// cordic
module cordic 	(input op_mode,
		input [15:0] x_coordinate,
		input [15:0] y_coordinate,
		input [15:0] rotate_amount,
		input clock,
		input reset,
		output reg [15:0] x_or_phase_out,
		output reg [15:0] y_or_size_out
		);
clock: 13.0 ns
lec_check: 0
abc_area: 1
cap_margin: 20
core_margin: 2
core_utilization: 71
cts_cluster_diameter: 104
max_routing_layer: met4
place_density: 0.35
setup_slack_margin: 3.8
slew_margin: 20
run.sh (not shown) runs the stock make flow with config.mk's settings and CLKGATE_MAP_FILE=.
The baseline died in 5_1_grt, error ODB-0269.
Edit:
--- a/flow/config.mk
+++ b/flow/config.mk
@@ -11,2 +11,2 @@
-export CORE_UTILIZATION = 71
-export CTS_CLUSTER_DIAMETER = 104
+export CORE_UTILIZATION = 70
+export CTS_CLUSTER_DIAMETER = 380
@@ -14,2 +13,0 @@
-export PLACE_DENSITY = 0.35
-export SETUP_SLACK_MARGIN = 3.8
==> flow/constraint.sdc (replaced) <==
create_clock -name core_clock -period 10.9 [get_ports {clock}]
set_input_delay 2.1800 -clock core_clock [delete_from_list [all_inputs] [get_ports {clock}]]
set_output_delay 2.1800 -clock core_clock [all_outputs]
set_load 0.01 [all_outputs]
The new run produced a layout that fails on setup timing.
Die size came out higher slightly.
Area after synthesis is unchanged.
Synthesized cell count does not change.
Edit:
--- a/flow/config.mk
+++ b/flow/config.mk
@@ -11,2 +11,2 @@
-export CORE_UTILIZATION = 70
-export CTS_CLUSTER_DIAMETER = 380
+export CORE_UTILIZATION = 71
+export CTS_CLUSTER_DIAMETER = 104
==> flow/constraint.sdc (replaced) <==
create_clock -name core_clock -period 13.0 [get_ports {clock}]
set_input_delay 2.6000 -clock core_clock [delete_from_list [all_inputs] [get_ports {clock}]]
set_output_delay 2.6000 -clock core_clock [all_outputs]
set_load 0.01 [all_outputs]
Outcome: This time the run went through all stages and came out clean; utilization drops by 5.6 points; cell area drops by 8.3%; final cell count drops by 4.7%; sequential cell count stays the same; global-route usage drops by 1.3 points.
Edit:
--- a/flow/config.mk
+++ b/flow/config.mk
@@ -11,3 +11,3 @@
-export CORE_UTILIZATION = 71
-export CTS_CLUSTER_DIAMETER = 104
-export MAX_ROUTING_LAYER = met4
+export CORE_UTILIZATION = 72
+export CTS_CLUSTER_SIZE = 96
+export PLACE_DENSITY = 0.43
==> flow/constraint.sdc (replaced) <==
create_clock -name core_clock -period 11.8 [get_ports {clock}]
set_input_delay 2.3600 -clock core_clock [delete_from_list [all_inputs] [get_ports {clock}]]
set_output_delay 2.3600 -clock core_clock [all_outputs]
set_load 0.01 [all_outputs]
=>
- With this change the flow stopped in 5_1_grt
- synthesized cell count stays the same
- area after synthesis stays the same
- die area drops by 1.4%
Edit:
--- a/flow/config.mk
+++ b/flow/config.mk
@@ -12,2 +12,3 @@
-export CTS_CLUSTER_SIZE = 96
-export PLACE_DENSITY = 0.43
+export CTS_CLUSTER_DIAMETER = 380
+export HOLD_SLACK_MARGIN = -0.1
+export MAX_ROUTING_LAYER = met4
@@ -14,0 +16 @@
+export TNS_END_PERCENT = 5
==> flow/constraint.sdc (replaced) <==
create_clock -name core_clock -period 10.9 [get_ports {clock}]
set_input_delay 2.1800 -clock core_clock [delete_from_list [all_inputs] [get_ports {clock}]]
set_output_delay 2.1800 -clock core_clock [all_outputs]
set_load 0.01 [all_outputs]
Result: The new run completed, yet does not pass: capacitance limit, slew limit, setup timing; area after synthesis does not change; die size stays the same; synthesized cell count is unchanged.

== run A ==
Starting RTL as in the previous note.
clock: 10.3 ns
lec_check: 0
abc_area: 1
cap_margin: 15
core_aspect_ratio: 1.1
core_margin: 2
core_utilization: 71
cts_cluster_diameter: 196
gpl_routability_driven: 1
hold_slack_margin: -0.08
max_routing_layer: met4
min_routing_layer: met1
setup_slack_margin: -0.59
slew_margin: 10
tns_end_percent: 5
The final report for run A shows a completed flow and a layout that fails verification, specifically negative setup slack.
For run B, these inputs were changed with respect to run A:
==> flow/config.mk <==
export PLATFORM = sky130hd
export DESIGN_NAME = cordic
export DESIGN_NICKNAME = cordic
export VERILOG_FILES = /design/flow/design.v
export SDC_FILE = /design/flow/constraint.sdc
export NUM_CORES = 4
export LEC_CHECK = 0
export ABC_AREA = 1
export CAP_MARGIN = 15
export CORE_ASPECT_RATIO = 1.81
export CORE_MARGIN = 9
export CORE_UTILIZATION = 16
export CTS_CLUSTER_DIAMETER = 196
export GPL_ROUTABILITY_DRIVEN = 1
export MIN_ROUTING_LAYER = met1
export PLACE_DENSITY_LB_ADDON = 0.16
export SETUP_SLACK_MARGIN = 2.08
export SLEW_MARGIN = 10
==> flow/constraint.sdc <==
create_clock -name core_clock -period 15.9 [get_ports {clock}]
set_input_delay 3.1800 -clock core_clock [delete_from_list [all_inputs] [get_ports {clock}]]
set_output_delay 3.1800 -clock core_clock [all_outputs]
set_load 0.01 [all_outputs]
[summary]
- Both conditions hold for run B: the flow ran to the end and the final layout passed the timing, design-rule and antenna checks.
- Run A reports its launching element of the worst setup path as stages[7].s0.x_out[12]$_DFF_PN0_ while run B reports stages[7].s0.y_out[12]$_DFF_PN0_.
- Clock latency of the later-clocked register in the worst-skew pair: run B > run A
- For the sum of negative setup slack, run B came in 4.84 ns higher than run A did.
- The higher worst setup margin of run A and run B is in run B.
- On total area of sequential cells, run A and run B are basically level.
- Compared to run A, run B has setup slack after placement 1.78 ns higher.
- Run comparison: run B capture point of the critical path y_or_size_out[0]$_DFF_PN0_; run A capture point of the critical path x_or_phase_out[0]$_DFF_PN0_
- STATUS final hold slack: run B loses against run A
- Detailed-routing iteration count for the pre-antenna-repair pass, run A and run B: smaller value in run B
For run C, these inputs were changed with respect to run B:
==> flow/config.mk <==
export PLATFORM = sky130hd
export DESIGN_NAME = cordic
export DESIGN_NICKNAME = cordic
export VERILOG_FILES = /design/flow/design.v
export SDC_FILE = /design/flow/constraint.sdc
export NUM_CORES = 4
export LEC_CHECK = 0
export ABC_AREA = 1
export CAP_MARGIN = 20
export CORE_MARGIN = 2
export CORE_UTILIZATION = 40
export SLEW_MARGIN = 20
==> flow/constraint.sdc <==
create_clock -name core_clock -period 13.8 [get_ports {clock}]
set_input_delay 2.7600 -clock core_clock [delete_from_list [all_inputs] [get_ports {clock}]]
set_output_delay 2.7600 -clock core_clock [all_outputs]
set_load 0.01 [all_outputs]
==> comparison <==
- When run C is set beside run B, its worst hold slack turns out to be 0.020 ns larger.
- Of run C and run B, it is run C that has the lower via count.
- | multi-input combinational cell area | run C vs run B | 0.69% lower |
- Of run C and run B, it is run C that has the lower wire length.
- Number of cells after detailed placement delta for run C relative to run B: about 22% lower
- Run C leaves less setup margin than run B.
Input-level comparison between run D and run C:
diff --git a/flow/config.mk b/flow/config.mk
--- a/flow/config.mk
+++ b/flow/config.mk
@@ -9,4 +9,4 @@
 export CAP_MARGIN = 20
 export CORE_MARGIN = 2
-export CORE_UTILIZATION = 40
+export CORE_UTILIZATION = 70
 export SLEW_MARGIN = 20
==> flow/constraint.sdc <==
create_clock -name core_clock -period 14.2 [get_ports {clock}]
set_input_delay 2.8400 -clock core_clock [delete_from_list [all_inputs] [get_ports {clock}]]
set_output_delay 2.8400 -clock core_clock [all_outputs]
set_load 0.01 [all_outputs]
Results
- In the reports for run C and run D, the smaller fraction of standard cell area that is sequential belongs to run C.
- STATUS final critical path time including I/O delays and setup: run D loses against run C
- On multi-input combinational cell count, run C and run D are basically level.
Input changes introduced in run E (baseline for comparison: run D):
diff --git a/flow/config.mk b/flow/config.mk
--- a/flow/config.mk
+++ b/flow/config.mk
@@ -9,4 +9,6 @@
 export CAP_MARGIN = 20
 export CORE_MARGIN = 2
-export CORE_UTILIZATION = 70
+export CORE_UTILIZATION = 72
+export CTS_CLUSTER_DIAMETER = 223
+export MAX_ROUTING_LAYER = met4
 export SLEW_MARGIN = 20
==> flow/constraint.sdc <==
create_clock -name core_clock -period 10.4 [get_ports {clock}]
set_input_delay 2.0800 -clock core_clock [delete_from_list [all_inputs] [get_ports {clock}]]
set_output_delay 2.0800 -clock core_clock [all_outputs]
set_load 0.01 [all_outputs]
Findings:
Floorplan utilization ended up 1.7 points higher on run E than on run D.
Going from run D to run E, number of resized instances in the post-cts repair step saw an increase, synthesized chip area reported by yosys saw little to no change.
Of run E and run D, the higher number of buffers inserted during clock tree synthesis belongs to run D.
On horizontal die dimension: between run E and run D, it ends up higher for run D.
Run E never completed; the flow aborted with a tool error in global routing (5_1_grt).
From run D to run E, synthesized area did not move at all.
Run E vs run D — die size dropped by a few percent
